Design CannyEdge, start of the top module:
module CannyEdge(dAddrRegRow, dAddrRegCol, bWE, bCE, InData, OutData,
	OPMode, bOPEnable, dReadReg, dWriteReg,	clk, rst_b);
	input 	[2:0]						dAddrRegRow, dAddrRegCol;  
	input									bWE, bCE;  
	input 	[8-1:0] 	InData;
	output 	[8-1:0] 	OutData;
	reg     	[8-1:0] 	OutData;
	input 	[2:0]						OPMode;   
	input 								bOPEnable;  
	input 	[3:0]						dReadReg, dWriteReg;
	input									clk, rst_b;
	reg   [8-1:0]			regX[0:24];	 
	reg 	[8-1:0]			regY[0:24];	 
	reg 	[8-1:0]			regZ[0:24];	 
	wire 	[8-1:0]			gf[0:24];	 
	wire signed [31:0]	sobelX[0:8]; 
	wire signed [31:0]	sobelY[0:8]; 
	reg 	[8-1:0]			Out_gf, Out_gradient, Out_direction, Out_bThres;
	parameter 							dThresHigh = 15;
	parameter							dThresLow = 10;
	reg 		[31:0]					tpSum, Sum;
	reg		[1:0]						IntSignal;
	reg signed	 	[31:0] 			Gx, Gy, fGx, fGy, Gxadd, Gyadd, Gxyadd, fGx_t;
	reg signed	[1:0]					dx, dy;
	integer 								i, j, k;
	assign gf[0] =1;  assign gf[1] =3;  assign gf[2]=4;   assign gf[3]=3;   assign gf[4]=1;
	assign gf[5] =3;  assign gf[6] =7;  assign gf[7]=10;  assign gf[8]=7;   assign gf[9]=3;
	assign gf[10]=4;  assign gf[11]=10; assign gf[12]=16; assign gf[13]=10; assign gf[14]=4;
	assign gf[15]=3;  assign gf[16]=7;  assign gf[17]=10; assign gf[18]=7;  assign gf[19]=3;
	assign gf[20]=1;  assign gf[21]=3;  assign gf[22]=4;  assign gf[23]=3;  assign gf[24]=1;
	assign sobelX[0]=-1;	assign sobelX[1]=0; assign sobelX[2]=1;
	assign sobelX[3]=-2;	assign sobelX[4]=0; assign sobelX[5]=2;
	assign sobelX[6]=-1;	assign sobelX[7]=0; assign sobelX[8]=1;
	assign sobelY[0]=1;	assign sobelY[1]=2; assign sobelY[2]=1;
	assign sobelY[3]=0;	assign sobelY[4]=0; assign sobelY[5]=0;
	assign sobelY[6]=-1;	assign sobelY[7]=-2; assign sobelY[8]=-1;
	always @(posedge clk or negedge rst_b)
		begin
			if(!rst_b)
				IntSignal <= 2'b00;
			else if(bCE==1'b0)
				IntSignal <= IntSignal;
			else if(bOPEnable==1'b1)
				IntSignal <= 2'b00;
			else if(OPMode == 0)
				IntSignal <= (IntSignal == 2'b00) ? 2'b01 : (IntSignal == 2'b01) ? 2'b00 : IntSignal;
			else if(OPMode == 1)
				IntSignal <= IntSignal + 2'b01;
			else if(OPMode == 2 || OPMode == 3)
				IntSignal <= (IntSignal == 2'b00) ? 2'b01 : (IntSignal == 2'b01) ? 2'b00 : IntSignal;
			else
  ...
For scale: about 38 I/O pins.
clock: 18.1 ns
lec_check: 0
cap_margin: 20
core_margin: 2
core_utilization: 9
place_density: 0.6
slew_margin: 20
run.sh (not shown) runs the stock make flow with config.mk's settings and CLKGATE_MAP_FILE=.
==> next run, changes <==
--- a/flow/config.mk
+++ b/flow/config.mk
@@ -8,5 +8,7 @@
 export CAP_MARGIN = 20
 export CORE_MARGIN = 2
-export CORE_UTILIZATION = 9
-export PLACE_DENSITY = 0.6
+export CORE_UTILIZATION = 71
+export CTS_CLUSTER_SIZE = 25
+export PLACE_DENSITY = 0.64
+export SETUP_SLACK_MARGIN = -0.64
 export SLEW_MARGIN = 20
==> flow/constraint.sdc (replaced) <==
create_clock -name core_clock -period 9.0 [get_ports {clk}]
set_input_delay 1.8000 -clock core_clock [delete_from_list [all_inputs] [get_ports {clk}]]
set_output_delay 1.8000 -clock core_clock [all_outputs]
set_load 0.01 [all_outputs]
Now the flow finished but fails on setup timing.
Wire length grows by about 0.9%.
Clock power rose by 100%.
Register-to-register slack is worse by 8.2 ns.
Die size came out lower by about 90%.
Global-route usage increases by 39 points.
Non-clock buffer count went up by 159.
Combinational power climbs by about 130%.
Sequential power grows by 100%.
==> next run, changes <==
--- a/flow/config.mk
+++ b/flow/config.mk
@@ -8,7 +8,6 @@
 export CAP_MARGIN = 20
 export CORE_MARGIN = 2
-export CORE_UTILIZATION = 71
-export CTS_CLUSTER_SIZE = 25
-export PLACE_DENSITY = 0.64
-export SETUP_SLACK_MARGIN = -0.64
+export CORE_UTILIZATION = 40
+export MAX_ROUTING_LAYER = met4
+export PLACE_DENSITY = 0.6
 export SLEW_MARGIN = 20
==> flow/constraint.sdc (replaced) <==
create_clock -name core_clock -period 17.9 [get_ports {clk}]
set_input_delay 3.5800 -clock core_clock [delete_from_list [all_inputs] [get_ports {clk}]]
set_output_delay 3.5800 -clock core_clock [all_outputs]
set_load 0.01 [all_outputs]
What happened: This time the run completed with no timing, DRC or antenna violations; global-route usage shrinks by 19 points; total power shrinks by 50%; sequential share of layout area barely changes; routed wire length grows by 0.75%; die area grows by 76%; clock power shrinks by 50%.
==> next run, changes <==
--- a/flow/config.mk
+++ b/flow/config.mk
@@ -8,6 +8,6 @@
 export CAP_MARGIN = 20
 export CORE_MARGIN = 2
-export CORE_UTILIZATION = 40
-export MAX_ROUTING_LAYER = met4
+export CORE_UTILIZATION = 72
 export PLACE_DENSITY = 0.6
 export SLEW_MARGIN = 20
+export TNS_END_PERCENT = 5
==> flow/constraint.sdc (replaced) <==
create_clock -name core_clock -period 12.1 [get_ports {clk}]
set_input_delay 2.4200 -clock core_clock [delete_from_list [all_inputs] [get_ports {clk}]]
set_output_delay 2.4200 -clock core_clock [all_outputs]
set_load 0.01 [all_outputs]
The changed run completed without violations; power climbs by 45%; register-to-register slack gets worse by 5.9 ns; core utilization grows by 34 points; combinational power goes up by 41%; non-clock buffer count rises by 5; sequential share of layout area rose by 0.34 points.
No activity file was given, so power comes from the tool's default toggle rates.
